==> flow/design.v <==
module clk_ctrl
(
	input				wire				clk_i					,
	input				wire				rstn_i				,	
	input				wire	[15:0]	freq						,
	output			reg				dds1_o					,
	output			reg				dds_o						
);
reg	[31:0]	cnt;
wire	[63:0]	add;
assign add =freq*32'd4294967295/16'd30000;
always@(posedge clk_i or negedge rstn_i)
	if(rstn_i ==1'b0)
		cnt <=32'd0;
	else
		cnt <=cnt +add; 
always@(posedge clk_i or negedge rstn_i)
	if(rstn_i ==1'b0)
		dds_o <=1'b0;
	else if(cnt >=32'd2147483648)
		dds_o <=1'b1;
	else
		dds_o <=1'b0;		
reg	[31:0]	cnt1;
wire	[63:0]	add1;
assign add1 =(freq/8'd36)*32'd4294967295/16'd3000;
always@(posedge clk_i or negedge rstn_i)
	if(rstn_i ==1'b0)
		cnt1 <=32'd0;
	else
		cnt1 <=cnt1 +add1; 
always@(posedge clk_i or negedge rstn_i)
	if(rstn_i ==1'b0)
		dds1_o <=1'b0;
	else if(cnt1 >=32'd2147483648)
		dds1_o <=1'b1;
	else
		dds1_o <=1'b0;		
endmodule
clock: 115.0 ns
lec_check: 0
cap_margin: 20
cell_pad_in_sites_detail_placement: 0
cell_pad_in_sites_global_placement: 1
core_aspect_ratio: 0.93
core_margin: 2
core_utilization: 24
cts_cluster_diameter: 399
cts_cluster_size: 98
gpl_routability_driven: 0
max_routing_layer: met4
setup_slack_margin: 2.76
slew_margin: 0
tns_end_percent: 25
run.sh (not shown) runs the stock make flow with config.mk's settings and CLKGATE_MAP_FILE=.
The first run completed without violations.
Rerun with:
Settings changed: CORE_ASPECT_RATIO 0.93 to 1.98, CORE_UTILIZATION 24 to 58, GPL_ROUTABILITY_DRIVEN 0 to 1, HOLD_SLACK_MARGIN from default to 0.06, SETUP_SLACK_MARGIN 2.76 to 1.27, SLEW_MARGIN 0 to 10.
Result:
- core utilization rose by 33 points
- routed wire length rose by a few percent
- fmax rose slightly
- final cell count fell by about a fifth
- area after synthesis stays the same
- design area fell by a few percent
- critical path depth rose by 2
- non-clock buffer count rose by 6
Rerun with:
Settings changed: CELL_PAD_IN_SITES_DETAIL_PLACEMENT 0 to default, CELL_PAD_IN_SITES_GLOBAL_PLACEMENT 1 to default, CORE_ASPECT_RATIO 1.98 to default, CORE_UTILIZATION 58 to 40, CTS_CLUSTER_DIAMETER 399 to default, CTS_CLUSTER_SIZE 98 to default, GPL_ROUTABILITY_DRIVEN 1 to default, HOLD_SLACK_MARGIN 0.06 to default, MAX_ROUTING_LAYER met4 to default, SETUP_SLACK_MARGIN 1.27 to default, SLEW_MARGIN 10 to 20, TNS_END_PERCENT 25 to default.
Clock period 115.0 ns to 70.0 ns, I/O delays scaled along.
Outcome: The changed run finished with timing, DRC and antenna clean; clock skew rises by 0.010 ns; synthesized area stays the same; via count came out higher by 1.6%; sequential share of layout area is lower by 0.24 points; setup slack gets worse by 24 ns; hold slack got worse by 0.0034 ns; global-route usage came out lower by 13 points.
Rerun with:
Settings changed: CORE_UTILIZATION 40 to 65, MAX_ROUTING_LAYER from default to met4.
Effect:
- setup slack is worse by 0.16 ns
- utilization came out higher by 26 points
- count of clock-buffer cells in the layout stays the same
- hold slack is better by 0.015 ns
- final area came out lower by 1.6%
- via count came out higher by 1.8%
- final cell count came out lower by 8.0%
Rerun with:
Settings changed: CAP_MARGIN 20 to 35, CORE_UTILIZATION 65 to 40, GPL_ROUTABILITY_DRIVEN from default to 0, GPL_TIMING_DRIVEN from default to 0, MAX_ROUTING_LAYER met4 to default, SLEW_MARGIN 20 to 10.
After rerunning:
- final area grows by 7.2%
- via count shrinks by 0.81%
- die area grows by 62%
- hold slack gets better by 0.066 ns
- register-to-register slack gets worse by 0.33 ns
- cell count grows by 10%
- worst setup slack gets worse by 0.50 ns
Rerun with:
Settings changed: CORE_MARGIN 2 to 8, CTS_CLUSTER_DIAMETER from default to 396, CTS_CLUSTER_SIZE from default to 62.
What happened: Maximum frequency goes up slightly. Count of clock-buffer cells in the layout went up by 2. Core utilization hardly moves. Non-clock buffer count grows by 35. Global-route usage drops by 1.7 points. First-iteration DRC count came out lower by roughly a tenth. Design area hardly moves. Sequential cell count stays the same.

Starts from the design.v that is shown in full above.
clock: 70.0 ns
lec_check: 0
cap_margin: 20
cell_pad_in_sites_global_placement: 1
core_aspect_ratio: 0.5
core_margin: 2
core_utilization: 59
cts_cluster_diameter: 285
cts_cluster_size: 98
gpl_routability_driven: 0
place_density: 0.35
slew_margin: 20
tns_end_percent: 15
The first run completed with no timing, DRC or antenna violations.
Then changed:
- CELL_PAD_IN_SITES_GLOBAL_PLACEMENT: 1 -> unset
- CORE_ASPECT_RATIO: 0.5 -> unset
- CORE_UTILIZATION: 59 -> 9
- CTS_CLUSTER_DIAMETER: 285 -> unset
- CTS_CLUSTER_SIZE: 98 -> unset
- GPL_ROUTABILITY_DRIVEN: 0 -> unset
- PLACE_DENSITY: 0.35 -> unset
- TNS_END_PERCENT: 15 -> unset
- clock period: 70.0 -> 72.1 ns (I/O delays scaled with it)
Clock skew is lower by 0.0058 ns.
Die size is higher to 6.4 times its value.
Setup slack improved by 0.64 ns.
Hold slack barely changes.
Clock-buffer cell count is unchanged.
Via count is lower by 1.8%.
Final area is higher by 13%.
Non-clock buffer count is lower by 25.
Core utilization is lower by 53 points.
Then changed:
- CORE_UTILIZATION: 9 -> 46
- clock period: 72.1 -> 68.6 ns (I/O delays scaled with it)
Routed wire length shrinks by about 0.34%.
Synthesized cell count is unchanged.
Final area decreases by 9.5%.
Synthesized area stays the same.
Die area decreases by about 80%.
Then changed:
- ABC_AREA: unset -> 1
- CORE_UTILIZATION: 46 -> 72
- clock period: 68.6 -> 84.3 ns (I/O delays scaled with it)
The new run completed without violations.
Non-clock buffer count fell by 441.
Global-route usage rose by 11 points.
Utilization rose by 24 points.
Critical path depth rose by 101.

Starts from the design.v that is shown in full above.
clock: 54.9 ns
lec_check: 0
abc_area: 1
cap_margin: 20
core_margin: 2
core_utilization: 72
cts_cluster_size: 95
place_density: 0.4
slew_margin: 20
tns_end_percent: 15
The starting point produced a layout that fails on negative setup slack.
Rerun with:
--- a/flow/config.mk
+++ b/flow/config.mk
@@ -12,2 +12 @@
-export CTS_CLUSTER_SIZE = 95
-export PLACE_DENSITY = 0.4
+export CTS_CLUSTER_SIZE = 90
@@ -15 +13,0 @@
-export TNS_END_PERCENT = 15
==> flow/constraint.sdc (replaced) <==
create_clock -name core_clock -period 57.4 [get_ports {clk_i}]
set_input_delay 11.4800 -clock core_clock [delete_from_list [all_inputs] [get_ports {clk_i}]]
set_output_delay 11.4800 -clock core_clock [all_outputs]
set_load 0.01 [all_outputs]
=> The new run finished with negative setup slack left; core utilization went down by 2.3 points; design area went down by about 2.6%; synthesized cell count does not change; synthesized area stays the same; via count went down by 2.2%; non-clock buffer count went down by 263.
Rerun with:
--- a/flow/config.mk
+++ b/flow/config.mk
@@ -8 +7,0 @@
-export ABC_AREA = 1
@@ -11,2 +10 @@
-export CORE_UTILIZATION = 72
-export CTS_CLUSTER_SIZE = 90
+export CORE_UTILIZATION = 68
The new run finished but fails on negative setup slack.
Wire length climbs by 36%.
Cell count climbs by 3.5%.
Final area climbs by 19%.
Worst hold slack stays flat.
Global-route usage climbs by 6.1 points.
Critical path depth drops by 85.
Rerun with:
--- a/flow/config.mk
+++ b/flow/config.mk
@@ -10 +10,4 @@
-export CORE_UTILIZATION = 68
+export CORE_UTILIZATION = 40
+export CTS_CLUSTER_DIAMETER = 393
+export CTS_CLUSTER_SIZE = 98
+export GPL_TIMING_DRIVEN = 0
==> flow/constraint.sdc (replaced) <==
create_clock -name core_clock -period 70.0 [get_ports {clk_i}]
set_input_delay 14.0000 -clock core_clock [delete_from_list [all_inputs] [get_ports {clk_i}]]
set_output_delay 14.0000 -clock core_clock [all_outputs]
set_load 0.01 [all_outputs]
Effect:
- The changed run passed the timing, DRC and antenna checks
- cell area shrinks by 10%
- non-clock buffer count came out lower by 1104
- clock-buffer cell count fell by 1
- routed wire length decreases by 23%
- die area rises by 69%
- synthesized area does not change
- flip-flop count does not change
- setup slack is better by 11000 ps
Rerun with:
--- a/flow/config.mk
+++ b/flow/config.mk
@@ -10,4 +10 @@
-export CORE_UTILIZATION = 40
-export CTS_CLUSTER_DIAMETER = 393
-export CTS_CLUSTER_SIZE = 98
-export GPL_TIMING_DRIVEN = 0
+export CORE_UTILIZATION = 71
==> flow/constraint.sdc (replaced) <==
create_clock -name core_clock -period 84.3 [get_ports {clk_i}]
set_input_delay 16.8600 -clock core_clock [delete_from_list [all_inputs] [get_ports {clk_i}]]
set_output_delay 16.8600 -clock core_clock [all_outputs]
set_load 0.01 [all_outputs]
The changed run went through all stages and came out clean.
Count of clock-buffer cells in the layout grows by 2.
Via count shrinks by 1.3%.
Final cell count shrinks by 14%.
Die size shrinks by 43%.
Area after synthesis is unchanged.
Worst setup slack improved by 3100 ps.
Hold slack got worse by 72 ps.
Cell area shrinks by 13%.
Global-route usage grows by 14 points.
Flip-flop count is unchanged.

Starts from the design.v that is shown in full above.
Settings: LEC_CHECK=0, ABC_AREA=1, CAP_MARGIN=20, CORE_ASPECT_RATIO=1.45, CORE_MARGIN=2, CORE_UTILIZATION=72, CTS_CLUSTER_DIAMETER=375, CTS_CLUSTER_SIZE=97, SLEW_MARGIN=20, TNS_END_PERCENT=10; clock period 16.8 ns.
The starting point stopped in detailed placement (3_5_place_dp).
Rerun with:
- CORE_ASPECT_RATIO: 1.45 -> not set
- CTS_CLUSTER_DIAMETER: 375 -> 377
- CTS_CLUSTER_SIZE: 97 -> 90
- HOLD_SLACK_MARGIN: not set -> 0.29
- TNS_END_PERCENT: 10 -> not set
- clock period: 16.8 -> 48.6 ns (I/O delays scaled with it)
=> The new run did not get past global routing (5_1_grt); synthesized cell count stays the same; synthesized area does not change; die size stays flat.
Rerun with:
- CTS_CLUSTER_DIAMETER: 377 -> 375
- CTS_CLUSTER_SIZE: 90 -> 97
- HOLD_SLACK_MARGIN: 0.29 -> not set
- TNS_END_PERCENT: not set -> 10
- clock period: 48.6 -> 16.8 ns (I/O delays scaled with it)
The new run never finished: it broke off in detailed placement (3_5_place_dp).
Synthesized area stays the same.
Die area stays the same.
Synthesized cell count stays the same.
Rerun with:
- ABC_AREA: 1 -> not set
- CORE_UTILIZATION: 72 -> 40
- CTS_CLUSTER_DIAMETER: 375 -> not set
- CTS_CLUSTER_SIZE: 97 -> not set
- TNS_END_PERCENT: 10 -> not set
- clock period: 16.8 -> 68.6 ns (I/O delays scaled with it)
Outcome: The new run finished with timing, DRC and antenna clean. Die size rises by 94%. Area after synthesis rises by 8.5%. Synthesized cell count falls by 9.5%.

RTL: the design.v shown in full above, as it stands there.
clock: 115.0 ns
lec_check: 0
abc_area: 1
cap_margin: 10
cell_pad_in_sites_detail_placement: 0
core_aspect_ratio: 0.93
core_margin: 2
core_utilization: 58
cts_cluster_diameter: 194
gpl_routability_driven: 1
hold_slack_margin: 0.12
max_routing_layer: met4
min_routing_layer: met2
setup_slack_margin: 5.0
slew_margin: 20
tns_end_percent: 55
The starting point completed without violations.
Rerun with:
Settings changed: ABC_AREA 1 to default, CAP_MARGIN 10 to 20, CELL_PAD_IN_SITES_GLOBAL_PLACEMENT from default to 1, CORE_ASPECT_RATIO 0.93 to 0.5, CTS_CLUSTER_DIAMETER 194 to 399, CTS_CLUSTER_SIZE from default to 98, GPL_ROUTABILITY_DRIVEN 1 to 0, HOLD_SLACK_MARGIN 0.12 to default, MIN_ROUTING_LAYER met2 to default, SETUP_SLACK_MARGIN 5.0 to 1.27, SLEW_MARGIN 20 to 0, TNS_END_PERCENT 55 to 25.
Worst setup slack gets worse by 7.8 ns.
Wire length increases by about 18%.
Utilization decreases by 1.6 points.
Clock skew is about the same.
Cell count decreases by about 9%.
Via count decreases by 21%.
Hold slack gets better by 0.0072 ns.
Clock-buffer cell count decreases by 3.

Setup of lane 1:
// clk_ctrl: RTL as listed in full above, without the edits since
Settings: LEC_CHECK=0, ABC_AREA=1, CAP_MARGIN=0, CORE_ASPECT_RATIO=0.91, CORE_MARGIN=2, CORE_UTILIZATION=72, CTS_CLUSTER_SIZE=14, PLACE_DENSITY_LB_ADDON=0.14, SETUP_SLACK_MARGIN=4.9, SLEW_MARGIN=20; clock period 17.2 ns.
Lane 1 is listed as incomplete: the tool reported an error in 3_5_place_dp and the run ended there.
For lane 2, these inputs were changed with respect to lane 1:
- CORE_ASPECT_RATIO no longer set, was 0.91
- CTS_CLUSTER_SIZE now 43, was 14
- CAP_MARGIN now 20, was 0
- CORE_UTILIZATION now 71, was 72
--- outcome ---
Lane 2 -> lane 1: Yosys chip area delta 0, exact match
No final results exist for lane 2, since it was stopped by error DPL-0033 during 3_5_place_dp.
Lane 1 got as far as 3_5_place_dp, where a tool error ended the run.
Summary of the comparison: y dimension of the die is higher in lane 2, relative to lane 1.
Number of synthesized register bits: lane 2 vs lane 1, no meaningful difference
Between lane 1 and lane 2, the fraction of synthesized cell area in xor and xnor cells does not differ in any meaningful way.
Of lane 1 and lane 2, the lower die area belongs to lane 1.
Modified inputs, lane 3 compared to lane 2
- putting CORE_ASPECT_RATIO at 0.9 where nothing was set
- swapping 43 for 14 in CTS_CLUSTER_SIZE
- swapping 20 for 40 in CAP_MARGIN
- swapping 71 for 72 in CORE_UTILIZATION
Findings:
Tool error DPL-0038 stopped lane 3 during 3_5_place_dp; no final results.
Delta (lane 3 minus lane 2): mean area per synthesized cell closely matched the old numbers; area reported by Yosys stat closely matched the old numbers.
Lane 3: width of the die is 4.6% higher than what lane 2 reported.
Diff lane 2..lane 3 | synthesized cell count | unchanged
Diff lane 2 -> lane 3 | floorplan core density | increase of 1.3 points
Row count was higher in the run labelled lane 2.
Changes observed in lane 3 relative to lane 2: routability-driven placement congestion ratio rose by about 5.4%; core area dropped 1.8%; die area down 1.4%.
#### Input delta (lane 4 over lane 3)
- putting MAX_ROUTING_LAYER at met4 where nothing was set
- clearing CORE_ASPECT_RATIO, which used to be 0.9
- clearing CTS_CLUSTER_SIZE, which used to be 14
- clearing ABC_AREA, which used to be 1
- swapping 4.9 for -1.88 in SETUP_SLACK_MARGIN
- clearing PLACE_DENSITY_LB_ADDON, which used to be 0.14
- swapping 17.2 for 64.9 in the clock period (ns, I/O delays scaled along)
Results
[lane 4] net count entering floorplan fell 742 relative to lane 3
On height of the die: between lane 4 and lane 3, it ends up lower for lane 3.
Diff lane 3 -> lane 4 | sequential area share after synthesis | decrease of 0.25 points
Synthesized area, lane 4 vs lane 3: up by a little under 10%
Going from lane 3 to lane 4, the and-or/or-and share of the synthesized area was found to have gone up by 27 points.
Re number of synthesized register bits: no difference whatsoever between lane 4 and lane 3.
Delta (lane 4 minus lane 3): chip area now sits higher, cell count after synthesis decreased by 742 relative to the old numbers, synthesized-area fraction occupied by and/or/nand/nor cells lost 32 points.
Lane 4 ran in full, but the layout does not pass; the checks complain about setup timing.

## build 79
Starts from the design.v that is shown in full above.
==> flow/config.mk <==
export PLATFORM = sky130hd
export DESIGN_NAME = clk_ctrl
export DESIGN_NICKNAME = clk_ctrl
export VERILOG_FILES = /design/flow/design.v
export SDC_FILE = /design/flow/constraint.sdc
export NUM_CORES = 4
export LEC_CHECK = 0
export CAP_MARGIN = 20
export CELL_PAD_IN_SITES_DETAIL_PLACEMENT = 0
export CELL_PAD_IN_SITES_GLOBAL_PLACEMENT = 1
export CORE_MARGIN = 2
export CORE_UTILIZATION = 40
export CTS_CLUSTER_DIAMETER = 344
export CTS_CLUSTER_SIZE = 54
export GPL_TIMING_DRIVEN = 1
export MAX_ROUTING_LAYER = met5
export SETUP_SLACK_MARGIN = 5.0
export SLEW_MARGIN = 5
==> flow/constraint.sdc <==
create_clock -name core_clock -period 90.8 [get_ports {clk_i}]
set_input_delay 18.1600 -clock core_clock [delete_from_list [all_inputs] [get_ports {clk_i}]]
set_output_delay 18.1600 -clock core_clock [all_outputs]
set_load 0.01 [all_outputs]
## Diff of input files: build 23 against build 79
- MAX_ROUTING_LAYER: met5 -> met4
- CTS_CLUSTER_SIZE: 54 -> unset
- CTS_CLUSTER_DIAMETER: 344 -> unset
- GPL_TIMING_DRIVEN: 1 -> 0
- SLEW_MARGIN: 5 -> 10
- CELL_PAD_IN_SITES_DETAIL_PLACEMENT: 0 -> 1
- HOLD_SLACK_MARGIN: unset -> -0.05
Findings:
Looking at routability-driven placement congestion ratio, build 23 sits 0.026 below build 79. Diff build 23..build 79 | number of hold buffers added after CTS | unchanged. Measured against each other, build 23 and build 79 differ in number of non-clock buffers in the layout, the higher figure coming from build 23. When build 23 is set beside build 79, its final critical delay including setup and external delays turns out to be 0.67 ns larger. Detailed route, build 23 vs build 79: via total higher for build 23. Re total cell area at the placement stage: build 79 was lower than build 23. Compared with build 79, build 23 degrades worst setup slack. Build 23 ends up with a cell area that is 2000 sq um higher than in build 79.
Input-level comparison between build 4 and build 23:
- SLEW_MARGIN now 20, was 10
- HOLD_SLACK_MARGIN no longer set, was -0.05
- CORE_ASPECT_RATIO now 0.53, previously not set
- CELL_PAD_IN_SITES_GLOBAL_PLACEMENT no longer set, was 1
- SETUP_SLACK_MARGIN no longer set, was 5.0
- CELL_PAD_IN_SITES_DETAIL_PLACEMENT no longer set, was 1
- CORE_UTILIZATION now 71, was 40
- GPL_TIMING_DRIVEN no longer set, was 0
- the clock period (ns, I/O delays scaled along) now 62.4, was 90.8
Notes after the runs:
Changes observed in build 4 relative to build 23: post-CTS resize count went up 312, synthesis area per yosys held.
Compared to build 23, build 4 has die footprint about 43% lower.
Mean cell area of the mapped netlist of build 23 is on par with build 4.
Summary of build 4 over build 23: die boundary width has increased; standard cell area after detailed placement saw an increase; area inside the core boundary has decreased; total half-perimeter wirelength after legalization and detailed placement went up.
Build 4 got as far as global routing, where a tool error ended the run.
Worst slack after detailed placement: build 23 and build 4 compared, lower one is build 4
From build 4 to build 23, count of port buffers added during placement did not move at all.
